==> v24: inputs <==
## manager
module manager(
input clk,rst,rstk,sw,
input [0:0]next,
input [3:0]n,
input [2:0]mode,
input [9:0]moneyget,
input [9:0]timeget,
input swm,
input [0:0]nextt,
output reg[9:0]initial_money,
output reg [9:0]per_money,
output reg[9:0]num_of_park,
output reg[9:0]initial_vipmoney,
output reg [9:0]averagetime,
output reg[63:0]show
    );  
    reg nextti;
integer sumofcar;
reg [9:0]totaltime; 
reg [9:0]totalmoney;  
parameter set=3'b000;   
parameter ok=3'b001; 
parameter fail=3'b010;
parameter simoney=3'b011; 
parameter spmoney=3'b100; 
parameter snopark=3'b101;
parameter svmoney=3'b110;
parameter satime=3'b111;
parameter set_initial_money=3'b001;  
parameter set_per_money=3'b010;  
parameter set_initial_vipmoney=3'b011;  
parameter empty_park=3'b100;  
parameter set_park=3'b101;  
parameter show_money=3'b110;   
parameter zero = 8'b11000000;  
parameter one = 8'b11111001;   
parameter two = 8'b10100100;   
parameter three = 8'b10110000;
parameter four = 8'b10011001;  
parameter five = 8'b10010010;  
parameter six = 8'b10000010;   
parameter seven = 8'b11111000; 
parameter eight = 8'b10000000; 
parameter nine = 8'b10010000;  
parameter _A = 8'b10001000;    
parameter _B = 8'b10000011;    
parameter _C = 8'b11000110;    
parameter _D = 8'b10100001;    
parameter _E = 8'b10000110;    
  ...
Settings: LEC_CHECK=0, ABC_AREA=1, CAP_MARGIN=15, CELL_PAD_IN_SITES_GLOBAL_PLACEMENT=0, CORE_MARGIN=2, CORE_UTILIZATION=70, CTS_CLUSTER_DIAMETER=227, GPL_ROUTABILITY_DRIVEN=1, GPL_TIMING_DRIVEN=1, MAX_ROUTING_LAYER=met4, MIN_ROUTING_LAYER=met1, SETUP_SLACK_MARGIN=2.35, SLEW_MARGIN=20; clock period 68.2 ns.
run.sh (not shown) runs the stock make flow with config.mk's settings and CLKGATE_MAP_FILE=.
==> v16 (differences from v24) <==
- ABC_AREA: 1 -> default
- CAP_MARGIN: 15 -> 20
- CELL_PAD_IN_SITES_GLOBAL_PLACEMENT: 0 -> default
- CORE_UTILIZATION: 70 -> 55
- CTS_CLUSTER_DIAMETER: 227 -> 393
- GPL_ROUTABILITY_DRIVEN: 1 -> default
- GPL_TIMING_DRIVEN: 1 -> default
- HOLD_SLACK_MARGIN: default -> 0.29
- MAX_ROUTING_LAYER: met4 -> default
- MIN_ROUTING_LAYER: met1 -> default
- SETUP_SLACK_MARGIN: 2.35 -> default
- TNS_END_PERCENT: default -> 5
==> flow/constraint.sdc (replaced) <==
create_clock -name core_clock -period 98.4 [get_ports {clk}]
set_input_delay 19.6800 -clock core_clock [delete_from_list [all_inputs] [get_ports {clk}]]
set_output_delay 19.6800 -clock core_clock [all_outputs]
set_load 0.01 [all_outputs]
==> results <==
Final cell count: v16 is smaller than v24 (about 10%). Of v24 and v16, v16 has the higher sequential share of layout area (gap 0.54 points). Of v24 and v16, v24 has the higher critical path depth (gap 113). Core utilization: v24 is higher than v16 (24 points). Wire length: v16 is larger than v24 (3.9%). Between v16 and v24, the lower global-route usage is in v16 (gap 5.7 points). Area after synthesis: v16 is higher than v24 (about 3.3%). Between v16 and v24, the lower register-to-register slack is in v24 (gap 4.4 ns). In v16 the hold slack is higher than in v24, by 0.017 ns. Between v24 and v16, the lower clock skew is in v24 (gap 0.012 ns).

========
==> run a: inputs <==
==> flow/design.v <==
`timescale 1ns / 1ps
module change(
input clk,
input [9:0] n,
output reg[7:0]s1,
output reg[7:0]s2,
output reg[7:0]s3
    );
parameter zero = 8'b11000000;  
parameter one = 8'b11111001;   
parameter two = 8'b10100100;   
parameter three = 8'b10110000; 
parameter four = 8'b10011001;  
parameter five = 8'b10010010;  
parameter six = 8'b10000010;   
parameter seven = 8'b11111000; 
parameter eight = 8'b10000000; 
parameter nine = 8'b10010000;  
always@(posedge clk)begin
    case(n/100)
         0: s1<=zero;
         1: s1<=one;
         2: s1<=two;
         3: s1<=three;
         4: s1<=four;
         5: s1<=five;
         6: s1<=six;
         7: s1<=seven;
         8: s1<=eight;
         9: s1<=nine;
    endcase
    case((n-(n/100)*100)/10)
         0: s2<=zero;
         1: s2<=one;
         2: s2<=two;
         3: s2<=three;
         4: s2<=four;
         5: s2<=five;
         6: s2<=six;
         7: s2<=seven;
         8: s2<=eight;
         9: s2<=nine;
    endcase
    case(n-(n/100)*100-((n-(n/100)*100)/10)*10)
         0: s3<=zero;
         1: s3<=one;
         2: s3<=two;
         3: s3<=three;
         4: s3<=four;
         5: s3<=five;
         6: s3<=six;
         7: s3<=seven;
         8: s3<=eight;
         9: s3<=nine;
        endcase
end
endmodule
`timescale 1ns / 1ps
module turn(
input clk,rst,sw,
input [0:0]next,
input [3:0]n,  
output [9:0] num, 
output reg signed [31:0] n1,
output reg signed [31:0] n2,
output reg signed [31:0] n3,
output reg[7:0] show1,
output reg[7:0]show2,
output reg[7:0]show3
    );
reg [2:0]state,next_state;
parameter zero = 8'b11000000;  
parameter one = 8'b11111001;   
parameter two = 8'b10100100;   
parameter three = 8'b10110000; 
parameter four = 8'b10011001;  
parameter five = 8'b10010010;  
parameter six = 8'b10000010;   
parameter seven = 8'b11111000; 
parameter eight = 8'b10000000; 
parameter nine = 8'b10010000;  
parameter none=8'b11110111;
parameter start=3'b000;
parameter bai=3'b000;
parameter shi=3'b010;
parameter ge=3'b011;
reg [0:0]o;
reg flag1;
reg flag2;
reg e;
always@(posedge clk)
 if(n==12)e<=1'b1;
 else e<=1'b0;
wire [0:0]flag_out;
assign flag_out = (!flag2) && flag1;
always@(posedge clk)begin
	if(rst==1)begin
		flag1 <= 1'b0;
		flag2 <= 1'b0;
	end
	else begin
		flag1 <= e;
		flag2 <= flag1 ;
	end
end
always@(posedge clk)
    if(rst)begin   
        state<=bai;
    end
    else
    if(flag_out&&sw)
              state<=next_state;
always@(posedge clk)
    if(rst) next_state<=bai;
    else
    if(sw)
    case(state)
        bai:
            next_state<=shi;
        shi:
            next_state<=ge;
        ge:
            next_state<=bai;
    endcase
assign
 num=100*n1+10*n2+n3;
always@(posedge clk)
        if(rst)
        begin 
                n1<=0;
                n2<=0;
                n3<=0;
        end
        else if(sw)begin
        case(state)
                    bai:if(n<=9)n1<=n;
                    shi:if(n<=9)n2<=n;
                    ge:if(n<=9)n3<=n;
                endcase
        end       
always@(posedge clk)
    if(rst)
    begin    
        show1<=none;
        show2<=none;
        show3<=none;
    end
    else if(sw)
    begin
        case(n1)
            0: show1<=zero;
            1: show1<=one;
            2: show1<=two;
            3: show1<=three;
            4: show1<=four;
            5: show1<=five;
            6: show1<=six;
            7: show1<=seven;
            8: show1<=eight;
            9: show1<=nine;
        endcase
        case(n2)
            0: show2<=zero;
            1: show2<=one;
            2: show2<=two;
            3: show2<=three;
            4: show2<=four;
            5: show2<=five;
            6: show2<=six;
            7: show2<=seven;
            8: show2<=eight;
            9: show2<=nine;
        endcase
        case(n3)
            0: show3<=zero;
            1: show3<=one;
            2: show3<=two;
            3: show3<=three;
            4: show3<=four;
            5: show3<=five;
            6: show3<=six;
            7: show3<=seven;
            8: show3<=eight;
            9: show3<=nine;
               endcase
    end  
endmodule
`timescale 1ns / 1ps
module manager(
input clk,rst,rstk,sw,
input [0:0]next,
input [3:0]n,
input [2:0]mode,
input [9:0]moneyget,
input [9:0]timeget,
input swm,
input [0:0]nextt,
output reg[9:0]initial_money,
output reg [9:0]per_money,
output reg[9:0]num_of_park,
output reg[9:0]initial_vipmoney,
output reg [9:0]averagetime,
output reg[63:0]show
    );  
    reg nextti;
integer sumofcar;
reg [9:0]totaltime; 
reg [9:0]totalmoney;  
parameter set=3'b000;   
parameter ok=3'b001; 
parameter fail=3'b010;
parameter simoney=3'b011; 
parameter spmoney=3'b100; 
parameter snopark=3'b101;
parameter svmoney=3'b110;
parameter satime=3'b111;
parameter set_initial_money=3'b001;  
parameter set_per_money=3'b010;  
parameter set_initial_vipmoney=3'b011;  
parameter empty_park=3'b100;  
parameter set_park=3'b101;  
parameter show_money=3'b110;   
parameter zero = 8'b11000000;  
parameter one = 8'b11111001;   
parameter two = 8'b10100100;   
parameter three = 8'b10110000;
parameter four = 8'b10011001;  
parameter five = 8'b10010010;  
parameter six = 8'b10000010;   
parameter seven = 8'b11111000; 
parameter eight = 8'b10000000; 
parameter nine = 8'b10010000;  
parameter _A = 8'b10001000;    
parameter _B = 8'b10000011;    
parameter _C = 8'b11000110;    
parameter _D = 8'b10100001;    
parameter _E = 8'b10000110;    
parameter _F = 8'b10001110;    
parameter _G = 8'b11000010;    
parameter _H = 8'b10001001;    
parameter _I = 8'b11110000;    
parameter _J = 8'b11110001;    
parameter _K = 8'b10001010;    
parameter _L = 8'b11000111;    
parameter _M = 8'b11001000;    
parameter _N = 8'b10101011;    
parameter _O = 8'b10100011;    
parameter _P = 8'b10001100;    
parameter _Q = 8'b10011000;    
parameter _R = 8'b11001110;    
parameter _S = 8'b10110110;    
parameter _T = 8'b10000111;    
parameter _U = 8'b11000001;    
parameter _V = 8'b11100011;   
parameter _W = 8'b10000001;    
parameter _X = 8'b10011011;    
parameter _Y = 8'b10010001;    
parameter _Z = 8'b10100101;    
reg swt;
wire [9:0]num;
wire [3:0]n1t;
wire [3:0]n2t;
wire [3:0]n3t;
wire [7:0]show1t;
wire [7:0]show2t;
wire [7:0]show3t;
reg [2:0]state;
reg [2:0]next_state;
wire[7:0]im1;
wire[7:0]im2;
wire[7:0]im3;
wire[7:0]pm1;
wire[7:0]pm2;
wire[7:0]pm3;
wire[7:0]vim1;
wire[7:0]vim2;
wire[7:0]vim3;
wire[7:0]np1;
wire[7:0]np2;
wire[7:0]np3;
wire[7:0]at1;
wire[7:0]at2;
wire[7:0]at3;
turn t(.clk(clk),.rst(rstk),.sw(swt),.next(nextt),.n(n),.num(num),.n1(n1t),.n2(n2t),.n3(n3t),.show1(show1t),.show2(show2t),.show3(show3t));
change im(.clk(clk),.n(initial_money),.s1(im1),.s2(im2),.s3(im3));
change pm(.clk(clk),.n(per_money),.s1(pm1),.s2(pm2),.s3(pm3));
change vim(.clk(clk),.n(initial_vipmoney),.s1(vim1),.s2(vim2),.s3(vim3));
change np(.clk(clk),.n(num_of_park),.s1(np1),.s2(np2),.s3(np3));
change at(.clk(clk),.n(averagetime),.s1(at1),.s2(at2),.s3(at3));
reg e;
reg flag1;
reg flag2;
wire [0:0]flag_out;
always@(posedge clk)
 if(n==10)e<=1'b1;
 else e<=1'b0;
assign flag_out = (!flag2) && flag1;
always@(posedge clk)begin
	if(rst==1)begin
		flag1 <= 1'b0;
		flag2 <= 1'b0;
	end
	else begin
		flag1 <= e;
		flag2 <= flag1 ;
	end
end
reg flag11;
reg flag22;
wire [0:0]flag_out1;
assign flag_out1 = (!flag22) && flag11;
always@(posedge clk)begin
	if(rst==1)begin
		flag11 <= 1'b0;
		flag22 <= 1'b0;
	end
	else begin
		flag11 <= next;
		flag22 <= flag11 ;
	end
end
always@(posedge clk)    
      if(rst)
         begin
       if(mode==show_money)
            begin
               state<=simoney;
            end
            else begin 
              state<=set;
            end
       end
      else begin
         if(flag_out)begin
            state<=next_state;          
         end
      end
always@(posedge clk)
  if(rst)begin
  initial_money<=9;
          per_money<=5;        
          initial_vipmoney<=8;
          swt<=1'b1;
          num_of_park<=8;
          show<={8'b11111111,_M,_A,_N,_A,_G,_E,_R};    
end
  else 
  if(sw)begin    if(state==ok||state==fail)begin case(state)
   ok:
                                               show<={8'b11111111,_S,_U,_C,_C,_E,_S,_S};
                                           fail:
                                               show<={24'b11111111_11111111_11111111,_E,_R,_R,_O,_R};
                                               endcase
  end
  else if(sw)
                     case(mode)
                         set_initial_money:begin
                             show<={one,32'b11111111_11111111_11111111_11111111,show1t,show2t,show3t};
                             if(next&&num<20)
                             initial_money<=num;
                         end
                         set_per_money:begin
                             show<={two,32'b11111111_11111111_11111111_11111111,show1t,show2t,show3t}; 
                             if(next&&num<20)
                             per_money<=num;
                         end  
                         set_initial_vipmoney:begin
                             show<={three,32'b11111111_11111111_11111111_11111111,show1t,show2t,show3t}; 
                             if(next&&num<20)
                             initial_vipmoney<=num;
                         end
                         empty_park:
                             show<={four,16'b11111111_11111111,_E,_M,_P,_T,_Y}; 
                         set_park:begin
                             show<={five,32'b11111111_11111111_11111111_11111111,show1t,show2t,show3t};
                             if(next&&num<20)
                             num_of_park<=num;
                             end
                         show_money:
                               case(state)
                                          simoney:
                                              show<={one,one,one,16'b11111111_11111111,im1,im2,im3};
                                          spmoney:
                                              show<={two,two,two,16'b11111111_11111111,pm1,pm2,pm3}; 
                                          snopark:
                                              show<={three,three,three,16'b11111111_11111111,np1,np2,np3};
                                          svmoney:
                                              show<={four,four,four,16'b11111111_11111111,vim1,vim2,vim3};
                                          satime: 
                                              show<={seven,seven,seven,16'b11111111_11111111,at1,at2,at3};
                                          default:
                                          show<={one,one,one,16'b11111111_11111111,im1,im2,im3};
                                              endcase
                     endcase    
end
always@(posedge clk)      
    if(rst) next_state<=set;
    else
    begin
                   if(state==ok||state==fail)begin
                   next_state<=set;
                   end
                   else
                        case(mode)
                            set_initial_money:
                             if(num<20)
                                   next_state<=ok;
                                   else  next_state<=fail;
                            set_per_money:
                          if(num<20)
                                   next_state<=ok;
                              else  next_state<=fail;
                            set_initial_vipmoney:
                              if(num<20)
                                   next_state<=ok;
                                   else  next_state<=fail;
                            set_park:
                              if(num<20)
                                   next_state<=ok;
                                 else  next_state<=fail;
                            empty_park:
                                 next_state<=ok;
                            show_money:
                            case(state)
                            simoney:
                                 next_state<=spmoney;
                            spmoney:
                                 next_state<=snopark;
                            snopark:
                                 next_state<=svmoney;
                            svmoney:
                                 next_state<=satime;
                            default:
                                 next_state<= simoney;
                             endcase
                        endcase
                    end
always@(posedge clk)
  if(rst)begin
      totaltime<=0;
      totalmoney<=0;
      sumofcar<=0;
      averagetime<=0;
  end
  else if(swm)begin
      totaltime<=totaltime+timeget;
      totalmoney<=totalmoney+moneyget;
      sumofcar<=sumofcar+1;
      averagetime<=(sumofcar==0) ? 10'd0 : totaltime/sumofcar;
  end
endmodule
==> flow/run.sh <==
#!/bin/bash
# the make line also repeats each setting of config.mk as NAME=value (left out here)
make -C /OpenROAD-flow-scripts/flow DESIGN_CONFIG=/design/flow/config.mk WORK_HOME=/design/flow/orfs CLKGATE_MAP_FILE= finish
==> flow/config.mk <==
export PLATFORM = sky130hd
export DESIGN_NAME = manager
export DESIGN_NICKNAME = manager
export VERILOG_FILES = /design/flow/design.v
export SDC_FILE = /design/flow/constraint.sdc
export NUM_CORES = 4
export LEC_CHECK = 0
export CAP_MARGIN = 20
export CELL_PAD_IN_SITES_GLOBAL_PLACEMENT = 2
export CORE_MARGIN = 2
export CORE_UTILIZATION = 72
export CTS_CLUSTER_DIAMETER = 227
export CTS_CLUSTER_SIZE = 90
export GPL_ROUTABILITY_DRIVEN = 0
export GPL_TIMING_DRIVEN = 1
export MAX_ROUTING_LAYER = met5
export MIN_ROUTING_LAYER = met1
export PLACE_DENSITY = 0.95
export SLEW_MARGIN = 20
==> flow/constraint.sdc <==
create_clock -name core_clock -period 109.0 [get_ports {clk}]
set_input_delay 21.8000 -clock core_clock [delete_from_list [all_inputs] [get_ports {clk}]]
set_output_delay 21.8000 -clock core_clock [all_outputs]
set_load 0.01 [all_outputs]
==> inputs of run b, as changes to run a <==
ABC_AREA = 1   (was unset)
CELL_PAD_IN_SITES_GLOBAL_PLACEMENT = unset   (was 2)
CTS_CLUSTER_DIAMETER = 373   (was 227)
CTS_CLUSTER_SIZE = 31   (was 90)
GPL_ROUTABILITY_DRIVEN = unset   (was 0)
GPL_TIMING_DRIVEN = unset   (was 1)
MAX_ROUTING_LAYER = unset   (was met5)
MIN_ROUTING_LAYER = unset   (was met1)
PLACE_DENSITY = unset   (was 0.95)
PLACE_DENSITY_LB_ADDON = 0.24   (was unset)
TNS_END_PERCENT = 5   (was unset)
==> flow/constraint.sdc (replaced) <==
create_clock -name core_clock -period 63.9 [get_ports {clk}]
set_input_delay 12.7800 -clock core_clock [delete_from_list [all_inputs] [get_ports {clk}]]
set_output_delay 12.7800 -clock core_clock [all_outputs]
set_load 0.01 [all_outputs]
==> Table 3: Implementation characteristics <==
Summary of implementation characteristics

Parameter                              Value

Run status
  Outcome .................. aborted with a tool error
  Last stage reached .................. global placement without I/O (3_1_place_gp_skip_io)
  First error .................. [ERROR GPL-0301] Utilization 135.312 % exceeds 100%.

Synthesis
  Top-area cell share .................. 20.8%
  Ys cells .................. 9250
  Adder-cell area share of the yosys netlist .................. 21.6%

Die
  Row cnt .................. roughly 110
the above is filed under run a

==> Table 3: Implementation characteristics <==
Summary of implementation characteristics

Parameter                              Value

Run status
  Outcome .................. aborted with a tool error
  Last stage reached .................. global routing (5_1_grt)
  First error .................. [ERROR GRT-0116] Global routing finished with congestion. Check the congestion regions in the DRC Viewer.

Synthesis
  Top-area cell share .................. 21.5%
  Ys cells .................. 10400
  Share of cell area taken by muxes after synthesis .................. 0.168%
  Adder-cell area share of the yosys netlist .................. around 22%

Die
  Row cnt .................. 111

Global routing
  Met2 GRT Util .................. 93.2%
the above is filed under run b

